Design matmul_top, start of the top module:
module matmul_top
#(
    parameter BITS = 8,
    parameter DIM = 4
)
(
    input clk, rst_n, en,
    input [$clog2(DIM):0] m, n, p,
    input [DIM*DIM*BITS-1:0] mat_a,
    input [DIM*DIM*BITS-1:0] mat_b,
    output [DIM*DIM*BITS-1:0] mat_c,
    output done
);
Size: roughly 450 flip-flops, ~74000 sq um of cells after synthesis.
==> flow/config.mk <==
export PLATFORM = sky130hd
export DESIGN_NAME = matmul_top
export DESIGN_NICKNAME = matmul_top
export VERILOG_FILES = /design/flow/design.v
export SDC_FILE = /design/flow/constraint.sdc
export NUM_CORES = 4
export LEC_CHECK = 0
export CAP_MARGIN = 20
export CORE_ASPECT_RATIO = 0.5
export CORE_MARGIN = 2
export CORE_UTILIZATION = 72
export CTS_CLUSTER_DIAMETER = 363
export CTS_CLUSTER_SIZE = 95
export PLACE_DENSITY = 0.6
export SLEW_MARGIN = 20
==> flow/constraint.sdc <==
create_clock -name core_clock -period 5.17 [get_ports {clk}]
set_input_delay 1.0340 -clock core_clock [delete_from_list [all_inputs] [get_ports {clk}]]
set_output_delay 1.0340 -clock core_clock [all_outputs]
set_load 0.01 [all_outputs]
run.sh (not shown) runs the stock make flow with config.mk's settings and CLKGATE_MAP_FILE=.
The first run failed in 5_1_grt, error GRT-0116.
==> next run, changes <==
--- a/flow/config.mk
+++ b/flow/config.mk
@@ -14 +14 @@
-export PLACE_DENSITY = 0.6
+export PLACE_DENSITY = 0.36
@@ -15,0 +16 @@
+export TNS_END_PERCENT = 10
Outcome: The changed run never finished: it broke off in 5_1_grt; area after synthesis is unchanged; die size stays the same; synthesized cell count does not change.
==> next run, changes <==
--- a/flow/config.mk
+++ b/flow/config.mk
@@ -9 +8,0 @@
-export CORE_ASPECT_RATIO = 0.5
@@ -11,4 +10,2 @@
-export CORE_UTILIZATION = 72
-export CTS_CLUSTER_DIAMETER = 363
-export CTS_CLUSTER_SIZE = 95
-export PLACE_DENSITY = 0.36
+export CORE_UTILIZATION = 22
+export PLACE_DENSITY = 0.6
@@ -16 +12,0 @@
-export TNS_END_PERCENT = 10
==> flow/constraint.sdc (replaced) <==
create_clock -name core_clock -period 10.1 [get_ports {clk}]
set_input_delay 2.0200 -clock core_clock [delete_from_list [all_inputs] [get_ports {clk}]]
set_output_delay 2.0200 -clock core_clock [all_outputs]
set_load 0.01 [all_outputs]
What happened: With this change the flow produced a clean layout; die size increases to 3.2 times its value; area after synthesis does not change; synthesized cell count is unchanged.
==> next run, changes <==
--- a/flow/config.mk
+++ b/flow/config.mk
@@ -10 +10 @@
-export CORE_UTILIZATION = 22
+export CORE_UTILIZATION = 63
@@ -11,0 +12 @@
+export SETUP_SLACK_MARGIN = 1.16
==> flow/constraint.sdc (replaced) <==
create_clock -name core_clock -period 8.37 [get_ports {clk}]
set_input_delay 1.6740 -clock core_clock [delete_from_list [all_inputs] [get_ports {clk}]]
set_output_delay 1.6740 -clock core_clock [all_outputs]
set_load 0.01 [all_outputs]
Outcome: The changed run produced a clean layout. Sequential power climbs by 26%. Final cell count fell by 19%. Total power climbs by 41%. Die size falls by 65%. Non-clock buffer count rose by 590. Area after synthesis is unchanged. Global-route usage grows by 29 points. Combinational power grows by 47%.

---

== alpha ==
matmul_top again, from the RTL that the note above started with.
make LEC_CHECK=0 CAP_MARGIN=5 CORE_ASPECT_RATIO=1.22 CORE_MARGIN=2 CORE_UTILIZATION=40 GPL_ROUTABILITY_DRIVEN=0 HOLD_SLACK_MARGIN=0.29 PLACE_DENSITY_LB_ADDON=0.08 SLEW_MARGIN=20 finish   # period 14.3 ns
alpha reached the end of the flow, and the finished layout is clean on the timing, DRC and antenna checks.
#### Input delta (beta over alpha)
- CTS_CLUSTER_SIZE newly set to 36
- GPL_ROUTABILITY_DRIVEN removed (was 0)
- HOLD_SLACK_MARGIN removed (was 0.29)
- PLACE_DENSITY_LB_ADDON removed (was 0.08)
- CORE_UTILIZATION changed from 40 to 64
- MAX_ROUTING_LAYER newly set to met4
- CAP_MARGIN changed from 5 to 20
- CORE_ASPECT_RATIO removed (was 1.22)
- the clock period (ns, I/O delays scaled along) changed from 14.3 to 7.33
Results
beta: aborted in global routing (tool error)
beta and alpha ended up with nearly the same flip-flop and latch count after synthesis.
Between beta and alpha, it is beta whose worst slack at placement is lower, by 4.10 ns.
Comparing beta against alpha, there is no change at all in post-synthesis share of cell area spent on and-or and or-and gates.
beta against alpha: die area down about 37%; core utilization before placement up 24 points; die outline width down 49 um.
The higher number of buffers created by CTS came out of alpha.
Any difference in maximum level of the CTS H-tree between beta and alpha is small enough to ignore.
Between beta and alpha, the difference in synthesized area is negligible.
The following lists how gamma was set up differently from beta:
- clearing MAX_ROUTING_LAYER, which used to be met4
- swapping 64 for 17 in CORE_UTILIZATION
- clearing CTS_CLUSTER_SIZE, which used to be 36
- swapping 2 for 6 in CORE_MARGIN
- swapping 7.33 for 11.0 in the clock period (ns, I/O delays scaled along)
Findings:
The flow ended early for beta: it failed with a tool error in global routing.
gamma: full flow OK, the timing, DRC and antenna checks passed
Lower area inside the core boundary goes to beta over gamma.
gamma vs beta — number of buffers inserted during clock tree synthesis climbed by more than 10%
Height of the die came out higher on gamma than on beta.
Changes in delta relative to gamma:
- CORE_UTILIZATION changed from 17 to 72
- CORE_MARGIN changed from 6 to 2
- TNS_END_PERCENT newly set to 5
- PLACE_DENSITY newly set to 0.8
- the clock period (ns, I/O delays scaled along) changed from 11.0 to 8.86
Notes after the runs:
- delta is listed as incomplete: the tool reported an error in global routing and the run ended there.
- Floorplan die area (delta vs. gamma) decreases by more than half
- On post-synthesis cell count from yosys, gamma and delta are basically level.
- delta vs. gamma: routability congestion estimate rose 0.19, y dimension of the die went down about 50%, post-CTS setup buffer count has increased, post-cts gate resize count shows an increase of 24.
The inputs of epsilon differ from those of delta as listed below.
- SETUP_SLACK_MARGIN newly set to 1.99
- TNS_END_PERCENT removed (was 5)
- CORE_UTILIZATION changed from 72 to 63
- PLACE_DENSITY removed (was 0.8)
- MAX_ROUTING_LAYER newly set to met4
- the clock period (ns, I/O delays scaled along) changed from 8.86 to 7.33
### Flow results
Taking delta as the reference, in epsilon height of the die up 6.8%; synthesized cell count flat; part of the Yosys area used for sequential elements flat; count of placed standard cells including taps up 391. Going from delta to epsilon, total CTS buffers grew by a few percent. Although epsilon finished all stages, its layout failed final checks on setup timing. epsilon vs delta, starting density of the core went down by 9.0 points. Looking at pre-CTS worst setup slack, epsilon sits below delta. Compared to delta, epsilon was floorplanned on a bigger die.

---

Setup of exp/quartz:
The RTL this note starts from:
==> flow/design.v <==
module tpumac
    #(parameter BITS_AB=8,
    parameter BITS_C=16)
    (
    input clk, rst_n, WrEn, en,
    input signed [BITS_AB-1:0] Ain,
    input signed [BITS_AB-1:0] Bin,
    input signed [BITS_C-1:0] Cin,
    output reg signed [BITS_AB-1:0] Aout,
    output reg signed [BITS_AB-1:0] Bout,
    output reg signed [BITS_C-1:0] Cout
    );
    logic signed [BITS_C-1:0] AxB, CPAB;
    always_ff @(posedge clk, negedge rst_n) begin
        if (!rst_n) begin
            Aout <= 0;
            Bout <= 0;
        end else if (en) begin
            Aout <= Ain;
            Bout <= Bin;
        end
    end
    always_ff @(posedge clk, negedge rst_n) begin
        if (!rst_n) begin
            Cout <= 0;
        end else if (WrEn) begin
            Cout <= Cin;
        end else if (en) begin
            Cout <= CPAB;
        end 
    end
    always_comb begin
        AxB = Ain * Bin;
        CPAB = AxB + Cout;
    end
endmodule
module systolic_array
#(
parameter BITS = 8,
parameter DIM = 32
)
(
input clk,rst_n,en,
input [DIM-1:0][BITS-1:0] A,
input [DIM-1:0][BITS-1:0] B,
output [DIM-1:0][DIM-1:0][BITS*2-1:0] Cout
);
logic [DIM-1:0][DIM-1:0][BITS-1:0] MACAin, MACBin, MACAout, MACBout;
logic [DIM-1:0][DIM-1:0][BITS*2-1:0] MACCout;
assign Cout = MACCout;
genvar gi, gj;
generate
    for (gi = 0 ; gi < DIM ; gi++) begin : row
        for (gj = 0 ; gj < DIM ; gj++) begin : col
            tpumac #(.BITS_AB(BITS), .BITS_C(BITS*2)) iDUT (
                .clk(clk), .rst_n(rst_n), .WrEn(1'b0), .en(en),
                .Ain(MACAin[gi][gj]), .Bin(MACBin[gi][gj]), .Cin({(BITS*2){1'b0}}),
                .Aout(MACAout[gi][gj]), .Bout(MACBout[gi][gj]), .Cout(MACCout[gi][gj])
            );
        end
    end
endgenerate
always_comb begin : ABCManager
    for (int i = 0 ; i < DIM ; i++) begin
        MACAin[i][0] = A[i];
        MACBin[0][i] = B[i];
    end
    for (int i = 0 ; i < DIM ; i++) begin
        for (int j = 1 ; j < DIM ; j++) begin
            MACAin[i][j] = MACAout[i][j-1];
        end
    end
    for (int i = 1 ; i < DIM ; i++) begin
        for (int j = 0 ; j < DIM ; j++) begin
            MACBin[i][j] = MACBout[i-1][j]; 
        end
    end
end
endmodule
module layoutA
#(
    parameter BITS = 8,  
    parameter DIM = 32  
)
(
    input [DIM-1:0][DIM-1:0][BITS-1:0] INA,
    input [$clog2(DIM):0] m, n, 
    output logic [DIM-1:0][DIM*2-2:0][BITS-1:0] OUTA
);
always_comb begin : ConnectionsA
    for (int row = 0 ; row < DIM ; row++) begin
        for (int col = 0 ; col < DIM*2-1 ; col++) begin
            if (col >= DIM*2-1-n-row && col <= DIM*2-2-row && row < m) begin
                OUTA[row][col] = INA[row][DIM*2-2-col-row];
            end else begin
                OUTA[row][col] = 0;
            end
        end
    end
end
endmodule
module layoutB
#(
    parameter BITS = 8,  
    parameter DIM = 32  
)
(
    input [DIM-1:0][DIM-1:0][BITS-1:0] INB,
    input [$clog2(DIM):0] n, p, 
    output logic [DIM*2-2:0][DIM-1:0][BITS-1:0] OUTB
);
always_comb begin : ConnectionsB
    for (int row = 0 ; row < DIM ; row++) begin
        for (int col = 0 ; col < DIM*2-1 ; col++) begin
            if (col >= DIM*2-1-n-row && col <= DIM*2-2-row && row < p) begin
                OUTB[col][row] = INB[DIM*2-2-col-row][row];
            end else begin
                OUTB[col][row] = 0;
            end
        end
    end
end
endmodule
module MATMUL 
#(
    parameter BITS = 8,  
    parameter DIM = 32  
)
(
    input clk, rst_n, en,
    input [$clog2(DIM):0] m, n, p,
    input [DIM-1:0][DIM-1:0][BITS-1:0] matrixDataA,
    input [DIM-1:0][DIM-1:0][BITS-1:0] matrixDataB,
    output logic [DIM-1:0][DIM-1:0][BITS-1:0] dataOut,
    output logic done
);
logic [$clog2(DIM*4):0] count;
logic [DIM-1:0][BITS-1:0] Ain, Bin;
logic [DIM-1:0][DIM-1:0][BITS*2-1:0] Cout;
logic [DIM-1:0][DIM*2-2:0][BITS-1:0] OUTA;
logic [DIM*2-2:0][DIM-1:0][BITS-1:0] OUTB;
layoutA #(.BITS(BITS), .DIM(DIM))
LayoutADUT (.INA(matrixDataA),.m(m),.n(n),.OUTA(OUTA));
layoutB #(.BITS(BITS), .DIM(DIM))
LayoutBDUT (.INB(matrixDataB),.n(n),.p(p),.OUTB(OUTB));
systolic_array #(.BITS(BITS), .DIM(DIM))
SysArrayDUT (.clk(clk), .rst_n(rst_n), .en(en), .A(Ain), .B(Bin), .Cout(Cout));
always @(posedge clk, negedge rst_n) begin
    if (!rst_n) begin
        count <= 0;
    end else if (done) begin
        count <= 0;
    end else if (en == 1) begin
        count <= count + 1;
    end
end
always_comb begin : DataFeeder
    for (int i = 0 ; i < DIM ; i++) begin
        if (count <= DIM*2-2) begin
            Ain[i] = OUTA[i][DIM*2-2-count];
            Bin[i] = OUTB[DIM*2-2-count][i];
        end else begin
            Ain[i] = 0;
            Bin[i] = 0;
        end
    end
    for (int i = 0 ; i < DIM ; i++) begin
        for (int j = 0 ; j < DIM ; j++) begin
            dataOut[i][j] = Cout[i][j] >> BITS;  
        end
    end
end
always_comb begin : howdone
    done = count == m+n+p-2 ? 1 : 0;
end
endmodule
module matmul_top
#(
    parameter BITS = 8,
    parameter DIM = 4
)
(
    input clk, rst_n, en,
    input [$clog2(DIM):0] m, n, p,
    input [DIM*DIM*BITS-1:0] mat_a,
    input [DIM*DIM*BITS-1:0] mat_b,
    output [DIM*DIM*BITS-1:0] mat_c,
    output done
);
MATMUL #(.BITS(BITS), .DIM(DIM)) u_matmul (
    .clk(clk), .rst_n(rst_n), .en(en),
    .m(m), .n(n), .p(p),
    .matrixDataA(mat_a), .matrixDataB(mat_b),
    .dataOut(mat_c), .done(done)
);
endmodule
Settings: LEC_CHECK=0, ABC_AREA=0, CAP_MARGIN=20, CELL_PAD_IN_SITES_DETAIL_PLACEMENT=0, CORE_MARGIN=2, CORE_UTILIZATION=67, GPL_ROUTABILITY_DRIVEN=1, MAX_ROUTING_LAYER=met4, SETUP_SLACK_MARGIN=-0.11, SLEW_MARGIN=20; clock period 6.82 ns.
exp/quartz did not finish; the tool stopped in 5_1_grt with error ODB-0269.
Changes in exp/onyx relative to exp/quartz:
# exp/quartz
export LEC_CHECK = 0
export ABC_AREA = 0
export CAP_MARGIN = 20
export CELL_PAD_IN_SITES_DETAIL_PLACEMENT = 0
export CORE_MARGIN = 2
export CORE_UTILIZATION = 67
export GPL_ROUTABILITY_DRIVEN = 1
export MAX_ROUTING_LAYER = met4
export SETUP_SLACK_MARGIN = -0.11
export SLEW_MARGIN = 20
create_clock -name core_clock -period 6.82 [get_ports {clk}]
# exp/onyx
export LEC_CHECK = 0
export ABC_AREA = 0
export CAP_MARGIN = 20
export CELL_PAD_IN_SITES_DETAIL_PLACEMENT = 0
export CORE_MARGIN = 2
export CORE_UTILIZATION = 58
export GPL_ROUTABILITY_DRIVEN = 0
export SETUP_SLACK_MARGIN = -0.11
export SLEW_MARGIN = 20
create_clock -name core_clock -period 6.82 [get_ports {clk}]
==> comparison <==
No crash in exp/onyx: every stage finished, but the layout fails its final checks due to setup timing. NOTE number of clock buffers inserted by TritonCTS exp/quartz->exp/onyx increased by a few percent. exp/onyx ended up with a lower floorplan-stage core utilization than exp/quartz did. Core area up 15% in exp/onyx wrt exp/quartz. In exp/onyx relative to exp/quartz, post-CTS setup buffer count had gone down by a little under 10%. The die used by exp/onyx is larger than the one used by exp/quartz.
--- input diff exp/onyx..exp/lagoon ---
# exp/onyx
export LEC_CHECK = 0
export ABC_AREA = 0
export CAP_MARGIN = 20
export CELL_PAD_IN_SITES_DETAIL_PLACEMENT = 0
export CORE_MARGIN = 2
export CORE_UTILIZATION = 58
export GPL_ROUTABILITY_DRIVEN = 0
export SETUP_SLACK_MARGIN = -0.11
export SLEW_MARGIN = 20
create_clock -name core_clock -period 6.82 [get_ports {clk}]
# exp/lagoon
export LEC_CHECK = 0
export CAP_MARGIN = 20
export CORE_MARGIN = 2
export CORE_UTILIZATION = 70
export CTS_CLUSTER_SIZE = 36
export MAX_ROUTING_LAYER = met4
export SLEW_MARGIN = 20
create_clock -name core_clock -period 7.33 [get_ports {clk}]
- exp/lagoon did not run to completion, as it errored out during 5_1_grt.
- exp/onyx: complete, dirty (setup timing)
- Summary of exp/lagoon over exp/onyx: core footprint lower; top-level port count roughly the same.
- Horizontal die dimension in exp/lagoon vs exp/onyx: down 32 µm
- Diff exp/onyx -> exp/lagoon: count of placed standard cells including taps -270; pre-CTS setup slack moved up.
Power and IR drop assume default switching activity.
